== v6 ==
## mul
module mul(
    input  wire        clk,
    input  wire        rst,
    input  wire [63:0] lm,
    input  wire [63:0] rm,
    input  wire [1:0]  Data_type,
    output reg  [19:0] mul_out
);
wire is_8;
wire is_exp4;
wire is_ternary;
assign is_8 = Data_type==2'b11 || Data_type==2'b00; 
assign lm_is_int8 = Data_type==2'b11;
assign is_exp4 = Data_type==2'b10;
assign is_ternary = Data_type==2'b01;
wire [8:0] lms_0;
wire [8:0] lms_1;
wire [8:0] lms_2;
wire [8:0] lms_3;
wire [8:0] lms_4;
wire [8:0] lms_5;
wire [8:0] lms_6;
wire [8:0] lms_7;
wire [7:0] rm8_0;
wire [7:0] rm8_1;
wire [7:0] rm8_2;
wire [7:0] rm8_3;
wire [7:0] rm8_4;
wire [7:0] rm8_5;
wire [7:0] rm8_6;
wire [7:0] rm8_7;
wire [16:0] mul_int8_0;
wire [16:0] mul_int8_1;
wire [16:0] mul_int8_2;
wire [16:0] mul_int8_3;
wire [16:0] mul_int8_4;
wire [16:0] mul_int8_5;
wire [16:0] mul_int8_6;
wire [16:0] mul_int8_7;
assign lms_0 = !is_8 ? 9'd0 : lm_is_int8 ? {lm[7 ],lm[7 :0 ]} : {1'b0,lm[7 :0 ]};
assign lms_1 = !is_8 ? 9'd0 : lm_is_int8 ? {lm[15],lm[15:8 ]} : {1'b0,lm[15:8 ]};
assign lms_2 = !is_8 ? 9'd0 : lm_is_int8 ? {lm[23],lm[23:16]} : {1'b0,lm[23:16]};
assign lms_3 = !is_8 ? 9'd0 : lm_is_int8 ? {lm[31],lm[31:24]} : {1'b0,lm[31:24]};
assign lms_4 = !is_8 ? 9'd0 : lm_is_int8 ? {lm[39],lm[39:32]} : {1'b0,lm[39:32]};
assign lms_5 = !is_8 ? 9'd0 : lm_is_int8 ? {lm[47],lm[47:40]} : {1'b0,lm[47:40]};
assign lms_6 = !is_8 ? 9'd0 : lm_is_int8 ? {lm[55],lm[55:48]} : {1'b0,lm[55:48]};
assign lms_7 = !is_8 ? 9'd0 : lm_is_int8 ? {lm[63],lm[63:56]} : {1'b0,lm[63:56]};
assign {rm8_7,rm8_6,rm8_5,rm8_4,rm8_3,rm8_2,rm8_1,rm8_0} = rm;
mul_int8     u_mul_int8_0(
     .rs1   (lms_0     )
    ,.rs2   (rm8_0     )
    ,.mul   (mul_int8_0)
);
mul_int8     u_mul_int8_1(
     .rs1   (lms_1     )
    ,.rs2   (rm8_1     )
    ,.mul   (mul_int8_1)
);
mul_int8     u_mul_int8_2(
     .rs1   (lms_2     )
    ,.rs2   (rm8_2     )
    ,.mul   (mul_int8_2)
);
mul_int8     u_mul_int8_3(
     .rs1   (lms_3     )
    ,.rs2   (rm8_3     )
    ,.mul   (mul_int8_3)
);
mul_int8     u_mul_int8_4(
     .rs1   (lms_4     )
    ,.rs2   (rm8_4     )
    ,.mul   (mul_int8_4)
);
mul_int8     u_mul_int8_5(
     .rs1   (lms_5     )
    ,.rs2   (rm8_5     )
    ,.mul   (mul_int8_5)
);
mul_int8     u_mul_int8_6(
     .rs1   (lms_6     )
    ,.rs2   (rm8_6     )
    ,.mul   (mul_int8_6)
);
mul_int8     u_mul_int8_7(
     .rs1   (lms_7     )
  ...
==> flow/config.mk <==
export PLATFORM = sky130hd
export DESIGN_NAME = mul
export DESIGN_NICKNAME = mul
export VERILOG_FILES = /design/flow/design.v
export SDC_FILE = /design/flow/constraint.sdc
export NUM_CORES = 4
export LEC_CHECK = 0
export CAP_MARGIN = 35
export CORE_MARGIN = 2
export CORE_UTILIZATION = 40
export CTS_CLUSTER_SIZE = 96
export GPL_TIMING_DRIVEN = 0
export MAX_ROUTING_LAYER = met4
export MIN_ROUTING_LAYER = met2
export SLEW_MARGIN = 20
export TNS_END_PERCENT = 10
==> flow/constraint.sdc <==
create_clock -name core_clock -period 11.0 [get_ports {clk}]
set_input_delay 2.2000 -clock core_clock [delete_from_list [all_inputs] [get_ports {clk}]]
set_output_delay 2.2000 -clock core_clock [all_outputs]
set_load 0.01 [all_outputs]
run.sh (not shown) runs the stock make flow with config.mk's settings and CLKGATE_MAP_FILE=.
Status: v6 FAILED at global routing (5_1_grt) (tool error)
--- input diff v6..v55 ---
- swapping 40 for 69 in CORE_UTILIZATION
- clearing MAX_ROUTING_LAYER, which used to be met4
- clearing GPL_TIMING_DRIVEN, which used to be 0
- clearing TNS_END_PERCENT, which used to be 10
- clearing CTS_CLUSTER_SIZE, which used to be 96
- clearing MIN_ROUTING_LAYER, which used to be met2
- swapping 35 for 20 in CAP_MARGIN
- swapping 11.0 for 6.26 in the clock period (ns, I/O delays scaled along)
==> results <==
v55 reached the end of the flow, and the finished layout is clean on the timing, design-rule and antenna checks. From v6 to v55 the numbers moved as follows: total core area went down about 40%, number of I/O port buffers saw an increase, area of placed instances increased 3.0%.
--- input diff v55..v15 ---
- changing CORE_UTILIZATION from 69 to 65
- changing the clock period (ns, I/O delays scaled along) from 6.26 to 5.26
Summary of v55 and v15: one run falls short of a clean finish, namely v15.
Diff v55 -> v15: summed standard-cell area reported by yosys held steady, final wirelength now sits higher.
Sort v55 and v15 by number of global-route vias before repair asc -> top: v55
Edits applied to the flow inputs when going from v15 to v20:
- CORE_UTILIZATION changed from 65 to 66
- the clock period (ns, I/O delays scaled along) changed from 5.26 to 5.32
--- outcome ---
- v20 reports a higher reported net switching power than v15 does.
- Overall fraction of global-route tracks in use: v20 vs v15 up 3.1 points
- Of v20 and v15, it is v20 that has the higher number of antenna violations at the first check in global routing.
- v20 had finished all stages when the layout checks came back failing, citing setup timing.
- Compared with v15, v20 shows cell count that has gone down slightly.
- [compare] base=v15 new=v20: average cell area after synthesis flat, fraction of cell area in non-clock buffers level, period utilization rose 4.4 points, actual transition at the worst max-transition pin up 0.44 ns, multi-input logic area -400 µm².
- v20 improves on v15 in final area.
[inputs] v24 vs v20
- SETUP_SLACK_MARGIN now -0.35, previously not set
- the clock period (ns, I/O delays scaled along) now 5.11, was 5.32
==> comparison <==
Leakage power of the design in v24 is about 0.36% higher than in v20. The lower switching fraction of total power came out of v24. v24 completed end to end; final checks failed (setup timing). v24 vs v20 — total global-route track usage dropped 0.42 points.
The following lists how v54 was set up differently from v24:
- CORE_UTILIZATION changed from 66 to 57
- SETUP_SLACK_MARGIN removed (was -0.35)
- CTS_CLUSTER_SIZE newly set to 37
- the clock period (ns, I/O delays scaled along) changed from 5.11 to 5.12
==> comparison <==
- v54 finished all stages; however, its layout fails the closing checks, the failures being setup timing.
- v54 — number of setup buffers added after CTS 12 higher, v24 as reference
- Per the comparison of v54 with v24, synthesized instance count did not really move; wire length went down; mean number of vias per cell went down.
- On overall power of the completed layout, the lower figure sits with v54, not v24.
- Taking v24 as the reference point, the hold slack of v54 rises by 0.044 ns.
Power is estimated from default activity; no workload was simulated.
